Setup of the baseline:
==> flow/design.v (excerpt) <==
module MOTOR_TOP#(   
    parameter C_AXI_ID_WIDTH       = 4,         
    parameter C_AXI_ADDR_WIDTH     = 16,        
    parameter C_AXI_DATA_WIDTH     = 64,        
    parameter C_AXI_NBURST_SUPPORT = 1'b0,      
    parameter C_AXI_BURST_TYPE     = 2'b00,     
    parameter WATCH_DOG_WIDTH      = 12,         
    parameter C_ADDR_SUMOFFSET     =   32'h0000_1000,
    parameter C_ADDR_MOTOR2ETH     =   32'h0000_0000,       
    parameter C_ADDR_ETH2MOTOR     =   32'hE000_0000    
)(    
    input                               sys_clk,
    input                               sys_rst,
   	output                            	saxi_wready,  
   	input [C_AXI_ID_WIDTH-1:0]        	saxi_wid,     
   	input [C_AXI_ADDR_WIDTH-1:0]      	saxi_waddr,   
   	input [7:0]                       	saxi_wlen,    
   	input [2:0]                       	saxi_wsize,   
   	input [1:0]                       	saxi_wburst,  
   	input [1:0]                       	saxi_wlock,   
   	input [3:0]                       	saxi_wcache,  
   	input [2:0]                       	saxi_wprot,   
   	input                             	saxi_wvalid,  
   	output                            	saxi_wd_wready,   
   	input [C_AXI_DATA_WIDTH-1:0]      	saxi_wd_wdata,     
   	input [C_AXI_DATA_WIDTH/8-1:0]    	saxi_wd_wstrb,     
   	input                             	saxi_wd_wlast,     
   	input                             	saxi_wd_wvalid,    
   	output  [C_AXI_ID_WIDTH-1:0]      	saxi_wb_bid,      
   	output  [1:0]                     	saxi_wb_bresp,    
   	output                            	saxi_wb_bvalid,   
   	input                             	saxi_wb_bready,   
   	output                            	saxi_rready,      
   	input [C_AXI_ID_WIDTH-1:0]        	saxi_rid,         
  ...
For scale: roughly 500 I/O pins.
clock: 10.0 ns
lec_check: 0
cap_margin: 20
cell_pad_in_sites_detail_placement: 1
cell_pad_in_sites_global_placement: 0
core_margin: 2
core_utilization: 40
min_routing_layer: met2
place_density: 0.38
setup_slack_margin: -0.86
slew_margin: 10
tns_end_percent: 55
run.sh (not shown) runs the stock make flow with config.mk's settings and CLKGATE_MAP_FILE=.
### the baseline -> the candidate
- PLACE_DENSITY: 0.38 -> unset
- CELL_PAD_IN_SITES_DETAIL_PLACEMENT: 1 -> unset
- SLEW_MARGIN: 10 -> 20
- CELL_PAD_IN_SITES_GLOBAL_PLACEMENT: 0 -> unset
- TNS_END_PERCENT: 55 -> unset
==> results <==
Higher switching part of the total power among the baseline and the candidate: the baseline. In terms of area of placed instances, the baseline and the candidate differ only marginally. Diff the baseline..the candidate | number of buffers on the longest clock path | negligible. There was hardly any difference in synthesis area per yosys between the candidate and the baseline.


== build 16 ==
MOTOR_TOP again, from the RTL that the note above started with.
clock: 12.5 ns
lec_check: 0
cap_margin: 20
cell_pad_in_sites_detail_placement: 1
core_aspect_ratio: 1.7
core_margin: 2
core_utilization: 36
min_routing_layer: met2
place_density_lb_addon: 0.12
setup_slack_margin: 1.18
slew_margin: 20
[inputs] build 62 vs build 16
- a deleted PLACE_DENSITY_LB_ADDON that had been 0.12
- a deleted MIN_ROUTING_LAYER that had been met2
- a deleted CELL_PAD_IN_SITES_DETAIL_PLACEMENT that had been 1
- a deleted CORE_ASPECT_RATIO that had been 1.7
- a deleted SETUP_SLACK_MARGIN that had been 1.18
- a change of CORE_UTILIZATION from 36 to 58
- a change of the clock period (ns, I/O delays scaled along) from 12.5 to 5.04
Build 62 vs build 16 — register-to-register setup slack dropped 4230 ps.
Sequential power came out higher on build 62 than on build 16.
Build 62 against build 16: die outline height lower; number of clock buffer instances in the layout now smaller; die size -37%.
The inputs of build 83 differ from those of build 62 as listed below.
- a change of CORE_UTILIZATION from 58 to 72
- an added HOLD_SLACK_MARGIN of 0.29
- a change of CAP_MARGIN from 20 to 0
- an added PLACE_DENSITY_LB_ADDON of 0.24
- an added SETUP_SLACK_MARGIN of 0.72
- an added CTS_CLUSTER_SIZE of 13
- a change of SLEW_MARGIN from 20 to 40
Findings:
- Summary — area growth from synthesis to final layout, build 83 relative to build 62: higher, by 1.9 points.
- As far as final global-route overflow total goes, build 62 and build 83 are indistinguishable; the numbers are identical.
- Horizontal extent of the die shrinks by more than 10% when moving from build 62 to build 83.
#### Input delta (build 90 over build 83)
- HOLD_SLACK_MARGIN removed (was 0.29)
- SETUP_SLACK_MARGIN removed (was 0.72)
- PLACE_DENSITY_LB_ADDON removed (was 0.24)
- CAP_MARGIN changed from 0 to 20
- SLEW_MARGIN changed from 40 to 20
- CORE_UTILIZATION changed from 72 to 54
- CTS_CLUSTER_SIZE removed (was 13)
- the clock period (ns, I/O delays scaled along) changed from 5.04 to 9.95
- Comparing build 83 and build 90, the higher maximum fanout along the worst path was measured on build 90.
- Cmp build 90 vs build 83: final instance count without filler cells higher in build 90
- In build 90, the buffers inserted during post-CTS setup optimization came out 11 below the value in build 83.


== job 3072 ==
Starting RTL as in the previous note.
// MOTOR_TOP
module MOTOR_TOP#(   
    parameter C_AXI_ID_WIDTH       = 4,         
    parameter C_AXI_ADDR_WIDTH     = 16,        
    parameter C_AXI_DATA_WIDTH     = 64,        
    parameter C_AXI_NBURST_SUPPORT = 1'b0,      
    parameter C_AXI_BURST_TYPE     = 2'b00,     
    parameter WATCH_DOG_WIDTH      = 12,         
    parameter C_ADDR_SUMOFFSET     =   32'h0000_1000,
    parameter C_ADDR_MOTOR2ETH     =   32'h0000_0000,       
    parameter C_ADDR_ETH2MOTOR     =   32'hE000_0000    
)(    
    input                               sys_clk,
    input                               sys_rst,
   	output                            	saxi_wready,  
   	input [C_AXI_ID_WIDTH-1:0]        	saxi_wid,     
   	input [C_AXI_ADDR_WIDTH-1:0]      	saxi_waddr,   
   	input [7:0]                       	saxi_wlen,    
   	input [2:0]                       	saxi_wsize,   
   	input [1:0]                       	saxi_wburst,  
   	input [1:0]                       	saxi_wlock,   
   	input [3:0]                       	saxi_wcache,  
   	input [2:0]                       	saxi_wprot,   
   	input                             	saxi_wvalid,  
   	output                            	saxi_wd_wready,   
   	input [C_AXI_DATA_WIDTH-1:0]      	saxi_wd_wdata,     
  ...
make LEC_CHECK=0 CAP_MARGIN=20 CELL_PAD_IN_SITES_DETAIL_PLACEMENT=1 CELL_PAD_IN_SITES_GLOBAL_PLACEMENT=0 CORE_MARGIN=9 CORE_UTILIZATION=72 GPL_ROUTABILITY_DRIVEN=1 GPL_TIMING_DRIVEN=0 HOLD_SLACK_MARGIN=0.18 MIN_ROUTING_LAYER=met1 PLACE_DENSITY_LB_ADDON=0.25 SETUP_SLACK_MARGIN=0.63 SLEW_MARGIN=20 TNS_END_PERCENT=75 finish   # period 8.12 ns
No final results exist for job 3072, since it was stopped by error DPL-0033 during 3_5_place_dp.
## Diff of input files: job 6666 against job 3072
- CTS_CLUSTER_SIZE: unset -> 99
- CORE_MARGIN: 9 -> 2
- GPL_ROUTABILITY_DRIVEN: 1 -> unset
- CELL_PAD_IN_SITES_DETAIL_PLACEMENT: 1 -> unset
- HOLD_SLACK_MARGIN: 0.18 -> unset
- SETUP_SLACK_MARGIN: 0.63 -> unset
- TNS_END_PERCENT: 75 -> unset
- GPL_TIMING_DRIVEN: 0 -> unset
- PLACE_DENSITY_LB_ADDON: 0.25 -> unset
- MIN_ROUTING_LAYER: met1 -> unset
- CELL_PAD_IN_SITES_GLOBAL_PLACEMENT: 0 -> unset
- the clock period (ns, I/O delays scaled along): 8.12 -> 13.4
==> results <==
Job 6666 completed end to end with timing, DRC and antenna clean.
Min cell row count across job 6666 and job 3072: job 3072
Summary of job 6666 over job 3072: core region area went up by 430 um^2, count of pins on the block boundary did not really move.
Job 6666 and job 3072 ended up with nearly the same synthesized cell count.
Share of the synthesized netlist area taken by xor and xnor gates essentially unchanged between job 3072 and job 6666.
Changes observed in job 6666 relative to job 3072: area fraction in compound gates about even; die area lower; number of port buffers saw an increase.
Vertical die size was lower in the run labelled job 6666.
Job 6666 against job 3072: horizontal die dimension moved down, area fraction in mux cells was more or less identical.
What job 6385 does differently from job 6666 at the input level:
- CORE_UTILIZATION: 72 -> 65
- CTS_CLUSTER_SIZE: 99 -> unset
- CTS_CLUSTER_DIAMETER: unset -> 217
- the clock period (ns, I/O delays scaled along): 13.4 -> 6.33
## What came out
Job 6385 closes out successfully: all stages finished, all timing, DRC and antenna checks passed.
Job 6666: full flow OK, the timing, design-rule and antenna checks passed
Job 6385 vs. job 6666: detailed route wirelength on metal3 fell by 980 um, reported net switching power rose by 110%, final area rose by about 0.5%, clock network fraction of design power rose by 0.8 points, non-clock buffer count fell by about 0.6%.
| maximum vdd ir drop | lower: job 6666 |


Starting RTL as in the previous note.
Settings: LEC_CHECK=0, CAP_MARGIN=5, CORE_ASPECT_RATIO=1.45, CORE_MARGIN=2, CORE_UTILIZATION=72, CTS_CLUSTER_DIAMETER=338, CTS_CLUSTER_SIZE=16, GPL_ROUTABILITY_DRIVEN=1, HOLD_SLACK_MARGIN=-0.1, MIN_ROUTING_LAYER=met1, PLACE_DENSITY_LB_ADDON=0.0, SETUP_SLACK_MARGIN=1.32, SLEW_MARGIN=20; clock period 5.0 ns.
Rerun with:
CAP_MARGIN = 20   (was 5)
CORE_ASPECT_RATIO = not set   (was 1.45)
CORE_UTILIZATION = 40   (was 72)
CTS_CLUSTER_DIAMETER = not set   (was 338)
CTS_CLUSTER_SIZE = not set   (was 16)
GPL_ROUTABILITY_DRIVEN = not set   (was 1)
HOLD_SLACK_MARGIN = not set   (was -0.1)
MIN_ROUTING_LAYER = not set   (was met1)
PLACE_DENSITY_LB_ADDON = not set   (was 0.0)
SETUP_SLACK_MARGIN = not set   (was 1.32)
clock period = 5.62 ns   (was 5.0 ns; I/O delays follow)
Effect: Synthesized cell count stays the same. Combinational power decreases by 19%. Non-clock buffer count decreases by 39. Routed wire length decreases by 5.0%. Via count decreases by about 7%. Total power increases by about 17%.


== try-lagoon ==
MOTOR_TOP again, from the RTL that the note above started with.
export LEC_CHECK = 0
export ABC_AREA = 1
export CAP_MARGIN = 0
export CORE_ASPECT_RATIO = 0.92
export CORE_MARGIN = 2
export CORE_UTILIZATION = 72
export CTS_CLUSTER_DIAMETER = 42
export CTS_CLUSTER_SIZE = 16
export GPL_ROUTABILITY_DRIVEN = 1
export MIN_ROUTING_LAYER = met1
export PLACE_DENSITY_LB_ADDON = 0.27
export SETUP_SLACK_MARGIN = 0.65
export SLEW_MARGIN = 20
create_clock -name core_clock -period 4.82 [get_ports {sys_clk}]
try-lagoon finished end to end and its layout was clean on timing, DRC and antenna.
Input-level comparison between try-delta and try-lagoon:
# try-lagoon
export LEC_CHECK = 0
export ABC_AREA = 1
export CAP_MARGIN = 0
export CORE_ASPECT_RATIO = 0.92
export CORE_MARGIN = 2
export CORE_UTILIZATION = 72
export CTS_CLUSTER_DIAMETER = 42
export CTS_CLUSTER_SIZE = 16
export GPL_ROUTABILITY_DRIVEN = 1
export MIN_ROUTING_LAYER = met1
export PLACE_DENSITY_LB_ADDON = 0.27
export SETUP_SLACK_MARGIN = 0.65
export SLEW_MARGIN = 20
create_clock -name core_clock -period 4.82 [get_ports {sys_clk}]
# try-delta
export LEC_CHECK = 0
export ABC_AREA = 1
export CAP_MARGIN = 20
export CORE_ASPECT_RATIO = 1.16
export CORE_MARGIN = 2
export CORE_UTILIZATION = 72
export CTS_CLUSTER_SIZE = 16
export GPL_ROUTABILITY_DRIVEN = 1
export MIN_ROUTING_LAYER = met1
export PLACE_DENSITY = 0.78
export SETUP_SLACK_MARGIN = 0.65
export SLEW_MARGIN = 35
create_clock -name core_clock -period 4.91 [get_ports {sys_clk}]
[summary]
- try-delta went all the way through synthesis, placement and routing and the layout is clean on timing, DRC and antenna.
- Number of standard cells in the layout, taps in and fillers out across try-delta and try-lagoon: no real change.
- Comparing try-delta and try-lagoon, the lower setup slack is on try-lagoon.
- Summary of the comparison: remaining max-slew budget at the tightest pin is higher in try-delta, relative to try-lagoon.
- Diff try-delta and try-lagoon: routability-driven placement congestion ratio higher in try-delta
--- input diff try-delta..try-amber ---
# try-delta
export LEC_CHECK = 0
export ABC_AREA = 1
export CAP_MARGIN = 20
export CORE_ASPECT_RATIO = 1.16
export CORE_MARGIN = 2
export CORE_UTILIZATION = 72
export CTS_CLUSTER_SIZE = 16
export GPL_ROUTABILITY_DRIVEN = 1
export MIN_ROUTING_LAYER = met1
export PLACE_DENSITY = 0.78
export SETUP_SLACK_MARGIN = 0.65
export SLEW_MARGIN = 35
create_clock -name core_clock -period 4.91 [get_ports {sys_clk}]
# try-amber
export LEC_CHECK = 0
export CAP_MARGIN = 20
export CORE_MARGIN = 2
export CORE_UTILIZATION = 59
export SLEW_MARGIN = 20
create_clock -name core_clock -period 11.0 [get_ports {sys_clk}]
Results
- Per the final summary, try-amber finished and its layout is clean on timing, DRC and antenna.
- Cell area reported after detailed placement: try-amber < try-delta
- In try-amber, total power is lower than in try-delta.
- Looking at post-synthesis chip area from yosys, try-amber sits 1300 µm² lower than try-delta does.
- try-amber vs try-delta: worst setup slack up in try-amber
- Of try-delta and try-amber, the run reporting the higher total number of tap cells was try-amber.
- Against try-delta, total routed wirelength in try-amber fell by more than 10%.
- Diff try-delta and try-amber: non-clock buffer count lower in try-amber
- Higher number of nets in the finished design goes to try-delta over try-amber.
The following lists how try-tundra was set up differently from try-amber:
# try-amber
export LEC_CHECK = 0
export CAP_MARGIN = 20
export CORE_MARGIN = 2
export CORE_UTILIZATION = 59
export SLEW_MARGIN = 20
create_clock -name core_clock -period 11.0 [get_ports {sys_clk}]
# try-tundra
export LEC_CHECK = 0
export ABC_AREA = 0
export CAP_MARGIN = 20
export CORE_MARGIN = 2
export CORE_UTILIZATION = 72
export CTS_CLUSTER_SIZE = 99
export SLEW_MARGIN = 20
create_clock -name core_clock -period 11.5 [get_ports {sys_clk}]
[summary]
- try-tundra completed; timing, DRC and antenna clean
- try-tundra vs try-amber, routing usage on met3 went down by 0.28 points.
- try-tundra: clock power about 4% below try-amber
- Lower overall routing resource usage was reported by try-amber, not try-tundra.
- Looking at final standard cell utilization of the core across try-amber and try-tundra, the one that comes out lower is try-amber.
#### Input delta (try-nickel over try-tundra)
# try-tundra
export LEC_CHECK = 0
export ABC_AREA = 0
export CAP_MARGIN = 20
export CORE_MARGIN = 2
export CORE_UTILIZATION = 72
export CTS_CLUSTER_SIZE = 99
export SLEW_MARGIN = 20
create_clock -name core_clock -period 11.5 [get_ports {sys_clk}]
# try-nickel
export LEC_CHECK = 0
export CAP_MARGIN = 20
export CORE_MARGIN = 2
export CORE_UTILIZATION = 40
export SETUP_SLACK_MARGIN = -0.02
export SLEW_MARGIN = 20
create_clock -name core_clock -period 8.67 [get_ports {sys_clk}]
Results
try-tundra has a lower die width than try-nickel. Compared try-nickel against try-tundra; post-synth tally of flip-flops with integrated enable within noise. try-nickel vs try-tundra — core footprint climbed by more than half.
[inputs] try-pepper vs try-nickel
# try-nickel
export LEC_CHECK = 0
export CAP_MARGIN = 20
export CORE_MARGIN = 2
export CORE_UTILIZATION = 40
export SETUP_SLACK_MARGIN = -0.02
export SLEW_MARGIN = 20
create_clock -name core_clock -period 8.67 [get_ports {sys_clk}]
# try-pepper
export LEC_CHECK = 0
export ABC_AREA = 1
export CAP_MARGIN = 20
export CORE_MARGIN = 2
export CORE_UTILIZATION = 66
export CTS_CLUSTER_SIZE = 99
export SLEW_MARGIN = 20
create_clock -name core_clock -period 7.72 [get_ports {sys_clk}]
## What came out
try-pepper — final design utilization 28 points higher, try-nickel as reference. Number of unique standard cell types used by synthesis: lower on try-pepper. Per the comparison of try-pepper with try-nickel, path depth of the worst reg2reg path saw an increase; total met2 wirelength after detailed routing now larger; number of signal-net buffers in the layout went down by 2.9%; setup slack of the most critical reg-to-reg path went down by 0.64 ns. Going from try-nickel to try-pepper, the setup slack was found to have gone down by 0.17 ns. Sequential share of layout area came out lower on try-pepper than on try-nickel.
No activity file was given, so power comes from the tool's default toggle rates.
